== job 6905 ==
==> flow/design.v (excerpt) <==
module calc_top (
   input              clk,
   input              rst,
   input      [15:0]  data_x,
   input      [1:0]   KEY,
   input      [6:0]   SW,
   output     [7:0]   HEX0,
   output     [7:0]   HEX1,
   output     [7:0]   HEX2,
   output     [7:0]   HEX3,
   output     [7:0]   HEX4,
   output     [7:0]   HEX5,
   output     [1:0]   LEDR
   );
Size: ~1,400 cells after synthesis, roughly 270 flip-flops, ~17,000 sq um of cells after synthesis.
Settings: LEC_CHECK=0, ABC_AREA=1, CAP_MARGIN=20, CORE_MARGIN=2, CORE_UTILIZATION=72, CTS_CLUSTER_SIZE=15, PLACE_DENSITY_LB_ADDON=0.27, SETUP_SLACK_MARGIN=-0.04, SLEW_MARGIN=20; clock period 21.6 ns.
run.sh (not shown) runs the stock make flow with config.mk's settings and CLKGATE_MAP_FILE=.
Complete run, failing final checks: job 6905, reason setup timing.
Changes in job 1877 relative to job 6905:
Settings: PLACE_DENSITY now 0.35, previously not set; CTS_CLUSTER_SIZE now 37, was 15; CTS_CLUSTER_DIAMETER now 42, previously not set; PLACE_DENSITY_LB_ADDON no longer set, was 0.27; SETUP_SLACK_MARGIN no longer set, was -0.04; the clock period (ns, I/O delays scaled along) now 21.0, was 21.6.
[summary]
- X dimension of the die came out exactly the same in job 6905 and job 1877.
- In job 1877, instance area after placement is higher than in job 6905.
- Diff job 6905 -> job 1877 | post-CTS setup repair buffer count | up by more than 10%
- Job 1877 -> job 6905: number of flops mapped to enable cells by yosys delta 0, exact match
- Global placer's final weighted congestion: job 1877 vs job 6905 up 6.5%
- Of job 6905 and job 1877, the run reporting the lower TritonCTS buffer count was job 6905.
- Going from job 6905 to job 1877, pre-CTS setup slack increased by 0.16 ns relative to the old numbers; total placed cells including tap cells higher.
- Job 6905 -> job 1877: area figure in the yosys stat output delta 0, exact match
- Flow for job 1877 halted at 5_1_grt, error code GRT-0232.
Input changes introduced in job 4321 (baseline for comparison: job 1877):
Settings: putting SETUP_SLACK_MARGIN at -0.04 where nothing was set; swapping 72 for 70 in CORE_UTILIZATION; swapping 42 for 52 in CTS_CLUSTER_DIAMETER; swapping 37 for 74 in CTS_CLUSTER_SIZE; swapping 21.0 for 20.9 in the clock period (ns, I/O delays scaled along).
==> results <==
Job 4321 ended with more horizontal die size than job 1877.
Complete run, failing final checks: job 4321, reason setup timing.
Status: cell area after placement parity (job 4321, job 1877)
Comparing job 4321 against job 1877, there is no change at all in number of distinct standard cells referenced by the synthesized netlist.
~same number of buffers added to fix hold violations after cts in job 1877 and job 4321
Comparing job 4321 against job 1877, there is no change at all in total cell area reported by yosys after synthesis.
Job 1877 → job 4321: cell row count picked up an extra 1.8%; routability congestion estimate now smaller; number of buffers added by the clock tree synthesis step saw a decrease.
[inputs] job 4177 vs job 4321
Settings: SETUP_SLACK_MARGIN removed (was -0.04); CORE_UTILIZATION changed from 70 to 72; CAP_MARGIN changed from 20 to 15; CTS_CLUSTER_DIAMETER changed from 52 to 92; CTS_CLUSTER_SIZE removed (was 74); PLACE_DENSITY removed (was 0.35); the clock period (ns, I/O delays scaled along) changed from 20.9 to 20.6.
--- outcome ---
The log for job 4177 ends in 5_1_grt with error GRT-0232, so the run never completed. Diff job 4177..job 4321 | xor and xnor fraction of the mapped netlist area | unchanged. The die height in job 4177 sits 1.4% below the value recorded for job 4321. From job 4321 to job 4177 the numbers moved as follows: number of placement rows went down by about 1.8%, die size went down by 690 sq um. Comparing total setup buffers inserted after CTS for job 4177 and job 4321, the bigger number came from job 4177. As of job 4177, width of the chip had fallen slightly compared to job 4321.
Edits applied to the flow inputs when going from job 4177 to job 8933:
Settings: SETUP_SLACK_MARGIN newly set to -0.43; CORE_UTILIZATION changed from 72 to 70; CTS_CLUSTER_DIAMETER removed (was 92); the clock period (ns, I/O delays scaled along) changed from 20.6 to 20.3.
### Flow results
Final checks on job 8933, whose flow otherwise completed, came back failing, citing setup timing. Of job 4177 and job 8933, the lower cell area after placement belongs to job 4177. Estimated wirelength of the detail-placed design (higher): job 4177. Compared with job 4177, job 8933 shows site row count higher by 1. Floorplan core area: job 8933 vs job 4177 up about 3.4%.
The inputs of job 9946 differ from those of job 8933 as listed below.
Settings: changing SETUP_SLACK_MARGIN from -0.43 to 4.57; changing CORE_UTILIZATION from 70 to 68; setting TNS_END_PERCENT to 5 for the first time; changing the clock period (ns, I/O delays scaled along) from 20.3 to 15.9.
Notes after the runs:
- Job 9946: all stages done; final checks FAILED (setup timing).
- Comparing job 9946 with job 8933, the final cell area excluding filler cells came out essentially unchanged.
- Job 9946 falls short of job 8933 in hold slack.
- On buffering overhead, job 8933 and job 9946 are neck and neck.
- Summary: with job 8933 as the reference, worst IR drop on VDD in job 9946 moved up by more than half.
- Against job 8933, worst path setup slack after routing in job 9946 came out worse.
- Looking at met1 track utilization from global routing, job 9946 sits 4.1 points lower than job 8933 does.

========
Starting RTL as in the previous note.
Design calc_top, start of the top module:
module calc_top (
   input              clk,
   input              rst,
   input      [15:0]  data_x,
   input      [1:0]   KEY,
   input      [6:0]   SW,
   output     [7:0]   HEX0,
   output     [7:0]   HEX1,
   output     [7:0]   HEX2,
   output     [7:0]   HEX3,
   output     [7:0]   HEX4,
   output     [7:0]   HEX5,
   output     [1:0]   LEDR
   );
export LEC_CHECK = 0
export ABC_AREA = 0
export CAP_MARGIN = 40
export CELL_PAD_IN_SITES_DETAIL_PLACEMENT = 2
export CORE_MARGIN = 8
export CORE_UTILIZATION = 22
export CTS_CLUSTER_SIZE = 59
export GPL_ROUTABILITY_DRIVEN = 0
export MAX_ROUTING_LAYER = met4
export PLACE_DENSITY_LB_ADDON = 0.24
export SLEW_MARGIN = 40
create_clock -name core_clock -period 39.2 [get_ports {clk}]
==> next run, changes <==
ABC_AREA = default   (was 0)
CAP_MARGIN = 30   (was 40)
CELL_PAD_IN_SITES_DETAIL_PLACEMENT = 1   (was 2)
CELL_PAD_IN_SITES_GLOBAL_PLACEMENT = 3   (was default)
CORE_UTILIZATION = 53   (was 22)
CTS_CLUSTER_SIZE = default   (was 59)
GPL_TIMING_DRIVEN = 0   (was default)
MAX_ROUTING_LAYER = default   (was met4)
PLACE_DENSITY = 0.76   (was default)
PLACE_DENSITY_LB_ADDON = default   (was 0.24)
SLEW_MARGIN = 20   (was 40)
clock period = 34.5 ns   (was 39.2 ns; I/O delays follow)
Outcome: The new run ran to the end with no violations. Cell area went down slightly. First-iteration DRC count went up by well over a third. Area after synthesis is unchanged. Clock skew went down by 0.014 ns. Cell count went down by about a fifth. Via count went up by a few percent. Die area went down by well over a third. Power went up by roughly a tenth. Register-to-register slack gets worse by 5.0 ns. Critical path depth went down by 2. Synthesized cell count does not change.
==> next run, changes <==
ABC_AREA = 1   (was default)
CAP_MARGIN = 15   (was 30)
CELL_PAD_IN_SITES_DETAIL_PLACEMENT = default   (was 1)
CELL_PAD_IN_SITES_GLOBAL_PLACEMENT = default   (was 3)
CORE_MARGIN = 2   (was 8)
CORE_UTILIZATION = 65   (was 53)
GPL_ROUTABILITY_DRIVEN = default   (was 0)
GPL_TIMING_DRIVEN = default   (was 0)
PLACE_DENSITY = default   (was 0.76)
clock period = 15.9 ns   (was 34.5 ns; I/O delays follow)
The new run produced a layout that fails on negative setup slack.
Total power climbs by 140%.
Cell area came out higher by 7.1%.
Die size decreases by 31%.
Wire length drops by 13%.
Worst setup slack degrades by 8.8 ns.
Area after synthesis went down by 4.4%.
Count of clock-buffer cells in the layout rose by 7.
Via count grows by 2.6%.
Non-clock buffer count climbs by 117.
Flip-flop count does not change.
==> next run, changes <==
ABC_AREA = default   (was 1)
CAP_MARGIN = 20   (was 15)
CORE_UTILIZATION = 40   (was 65)
clock period = 27.2 ns   (was 15.9 ns; I/O delays follow)
Effect: The new run completed with no timing, DRC or antenna violations; critical path depth went down by 14; core utilization shrinks by 38 points; clock power went down by 37%; die area goes up by about 70%; via count shrinks by about 6.5%; power went down by about 45%; design area drops by about 5%.

========
== job 6502 ==
Starting RTL as in the previous note.
export LEC_CHECK = 0
export CAP_MARGIN = 30
export CELL_PAD_IN_SITES_DETAIL_PLACEMENT = 2
export CELL_PAD_IN_SITES_GLOBAL_PLACEMENT = 1
export CORE_ASPECT_RATIO = 1.48
export CORE_MARGIN = 8
export CORE_UTILIZATION = 53
export CTS_CLUSTER_DIAMETER = 142
export CTS_CLUSTER_SIZE = 53
export GPL_ROUTABILITY_DRIVEN = 0
export GPL_TIMING_DRIVEN = 1
export MIN_ROUTING_LAYER = met2
export PLACE_DENSITY = 0.76
export SLEW_MARGIN = 0
create_clock -name core_clock -period 17.7 [get_ports {clk}]
Flow for job 6502 halted at 3_5_place_dp, error code DPL-0033.
The inputs of job 6648 differ from those of job 6502 as listed below.
==> flow/config.mk <==
export PLATFORM = sky130hd
export DESIGN_NAME = calc_top
export DESIGN_NICKNAME = calc_top
export VERILOG_FILES = /design/flow/design.v
export SDC_FILE = /design/flow/constraint.sdc
export NUM_CORES = 4
export LEC_CHECK = 0
export ABC_AREA = 1
export CAP_MARGIN = 20
export CORE_MARGIN = 2
export CORE_UTILIZATION = 19
export SLEW_MARGIN = 25
==> flow/constraint.sdc <==
create_clock -name core_clock -period 28.0 [get_ports {clk}]
set_input_delay 5.6000 -clock core_clock [delete_from_list [all_inputs] [get_ports {clk}]]
set_output_delay 5.6000 -clock core_clock [all_outputs]
set_load 0.01 [all_outputs]
- Job 6648 was carried through to the last stage, and its layout satisfied the timing, design-rule and antenna checks.
- [compare] base=job 6502 new=job 6648: number of distinct library cell variants in the gate-level netlist after synthesis -42; portion of the post-synthesis area used by sequential elements +2.0 points; effective utilization at floorplan -34 points; die height +about 27%.
- Job 6648 vs. job 6502: post-synth design cell area decreased about 4.4%, floorplan die area increased 0.052 sq mm.
- Number of cells in the yosys synthesis report in job 6648 vs job 6502: up 11%
- On synthesized netlist cell count: job 6648 sits above job 6502.
- Adder-cell area share of the yosys netlist ended up 1.0 points higher on job 6648 than on job 6502.
Here is what was changed in the inputs of job 774 compared with job 6648.
-- flow/config.mk --
<<< job 6648, line 9
export CAP_MARGIN = 20
>>> job 774, line 9
export CAP_MARGIN = 15
<<< job 6648, line 11
export CORE_UTILIZATION = 19
export SLEW_MARGIN = 25
>>> job 774, line 11
export CORE_UTILIZATION = 70
export CTS_CLUSTER_SIZE = 40
export SETUP_SLACK_MARGIN = 4.55
export SLEW_MARGIN = 20
==> flow/constraint.sdc <==
create_clock -name core_clock -period 15.9 [get_ports {clk}]
set_input_delay 3.1800 -clock core_clock [delete_from_list [all_inputs] [get_ports {clk}]]
set_output_delay 3.1800 -clock core_clock [all_outputs]
set_load 0.01 [all_outputs]
==> comparison <==
- Job 774 and job 6648: one clean run, job 6648; the rest did not finish clean.
- Seen in the log of job 774: GRT-0232 during 5_1_grt, after which the run never completed.
- Width of the die, job 774 vs job 6648: down by more than a quarter
- The total placed instance area in job 774 sits about 3.4% above the value recorded for job 6648.
- Job 774 ended up with a lower chip area than job 6648 did.
Input-level comparison between job 8304 and job 774:
-- flow/config.mk --
<<< job 774, line 9
export CAP_MARGIN = 15
>>> job 8304, line 9
export CAP_MARGIN = 20
<<< job 774, line 11
export CORE_UTILIZATION = 70
export CTS_CLUSTER_SIZE = 40
export SETUP_SLACK_MARGIN = 4.55
>>> job 8304, line 11
export CORE_UTILIZATION = 71
export CTS_CLUSTER_SIZE = 13
export PLACE_DENSITY_LB_ADDON = 0.27
export SETUP_SLACK_MARGIN = -0.04
==> flow/constraint.sdc <==
create_clock -name core_clock -period 21.6 [get_ports {clk}]
set_input_delay 4.3200 -clock core_clock [delete_from_list [all_inputs] [get_ports {clk}]]
set_output_delay 4.3200 -clock core_clock [all_outputs]
set_load 0.01 [all_outputs]
Results
Between job 8304 and job 774, it is job 8304 whose core region area is lower, by 0.60%. Min half-perimeter wire length after placement across job 774 and job 8304: job 8304. Job 8304 vs job 774, minimum setup slack after placement went up by 4.08 ns. The flow for job 8304 finished, though final verification flagged setup timing. Overall die width: higher on job 774. Job 8304 vs job 774 — number of placed instances with taps included dropped 28. Cmp job 8304 vs job 774: global placer's final weighted congestion lower in job 8304. Going from job 774 to job 8304, chip footprint lower, cell area after placement lower. Post-CTS repair timing setup buffer count | job 8304 above job 774. Across both runs, CTS buffer count was lower for job 8304 than for job 774.
[inputs] job 7267 vs job 8304
-- flow/config.mk --
<<< job 8304, line 11
export CORE_UTILIZATION = 71
export CTS_CLUSTER_SIZE = 13
export PLACE_DENSITY_LB_ADDON = 0.27
export SETUP_SLACK_MARGIN = -0.04
>>> job 7267, line 11
export CORE_UTILIZATION = 67
export CTS_CLUSTER_DIAMETER = 42
export CTS_CLUSTER_SIZE = 37
==> flow/constraint.sdc <==
create_clock -name core_clock -period 15.4 [get_ports {clk}]
set_input_delay 3.0800 -clock core_clock [delete_from_list [all_inputs] [get_ports {clk}]]
set_output_delay 3.0800 -clock core_clock [all_outputs]
set_load 0.01 [all_outputs]
==> comparison <==
Comparing job 7267 against job 8304, there is no change at all in non-clock inverter count in the final layout. On clock slew seen by the registers of the worst setup and hold paths, job 7267 tracks job 8304 almost exactly. On site row count, the lower figure sits with job 8304, not job 7267. Changes observed in job 7267 relative to job 8304: part of the cycle the worst path needs increased by 31 points relative to the old numbers, non-clock buffer count now sits higher, global-route usage went down 5.9 points. [flow] job 8304 | stages: complete | final checks: fail | reason: setup timing. [job 7267] flow finished | final checks: failed | reasons: setup timing. Compared with job 8304, in job 7267 routed wire length went down about 18%; per-cell via count in the routed design shrank by 0.71; share of power burned in combinational logic picked up an extra 0.7 points. Relative to job 8304, job 7267 degrades placed wire-length estimate.

========
Starting RTL as in the previous note.
clock: 21.6 ns
lec_check: 0
abc_area: 1
cap_margin: 20
core_margin: 2
core_utilization: 68
setup_slack_margin: -0.04
slew_margin: 20
The starting point ran to the end with violations: setup timing.
Next try:
- CORE_UTILIZATION: 68 -> 72
- CTS_CLUSTER_DIAMETER: default -> 52
- CTS_CLUSTER_SIZE: default -> 74
- PLACE_DENSITY: default -> 0.35
- clock period: 21.6 -> 20.9 ns (I/O delays scaled with it)
Now the flow did not get past global routing. Area after synthesis is unchanged. Synthesized cell count does not change. Die area falls by 5.4%.
Next try:
- CORE_UTILIZATION: 72 -> 71
- CTS_CLUSTER_DIAMETER: 52 -> 380
- CTS_CLUSTER_SIZE: 74 -> 13
- PLACE_DENSITY: 0.35 -> default
- PLACE_DENSITY_LB_ADDON: default -> 0.12
- clock period: 20.9 -> 20.5 ns (I/O delays scaled with it)
Result:
- The changed run completed and failed the layout checks on setup timing
- synthesized cell count stays the same
- die size rises slightly
- area after synthesis stays the same

========
calc_top again, from the RTL that the note above started with.
Settings: LEC_CHECK=0, CAP_MARGIN=30, CELL_PAD_IN_SITES_DETAIL_PLACEMENT=2, CELL_PAD_IN_SITES_GLOBAL_PLACEMENT=2, CORE_ASPECT_RATIO=1.48, CORE_MARGIN=8, CORE_UTILIZATION=53, CTS_CLUSTER_DIAMETER=142, GPL_ROUTABILITY_DRIVEN=0, GPL_TIMING_DRIVEN=1, MIN_ROUTING_LAYER=met1, PLACE_DENSITY=0.76, SLEW_MARGIN=0; clock period 17.7 ns.
The baseline stopped in 3_5_place_dp.
Edit:
Settings changed: CAP_MARGIN 30 to 20, CELL_PAD_IN_SITES_DETAIL_PLACEMENT 2 to not set, CELL_PAD_IN_SITES_GLOBAL_PLACEMENT 2 to not set, CORE_ASPECT_RATIO 1.48 to not set, CORE_MARGIN 8 to 2, CORE_UTILIZATION 53 to 15, CTS_CLUSTER_DIAMETER 142 to not set, GPL_ROUTABILITY_DRIVEN 0 to not set, GPL_TIMING_DRIVEN 1 to not set, MIN_ROUTING_LAYER met1 to not set, PLACE_DENSITY 0.76 to not set, SLEW_MARGIN 0 to 20.
Clock period 17.7 ns to 44.0 ns, I/O delays scaled along.
The new run produced a clean layout.
Die area grows to 3.0 times its value.
Synthesized cell count does not change.
Synthesized area is unchanged.
No activity file was given, so power comes from the tool's default toggle rates.
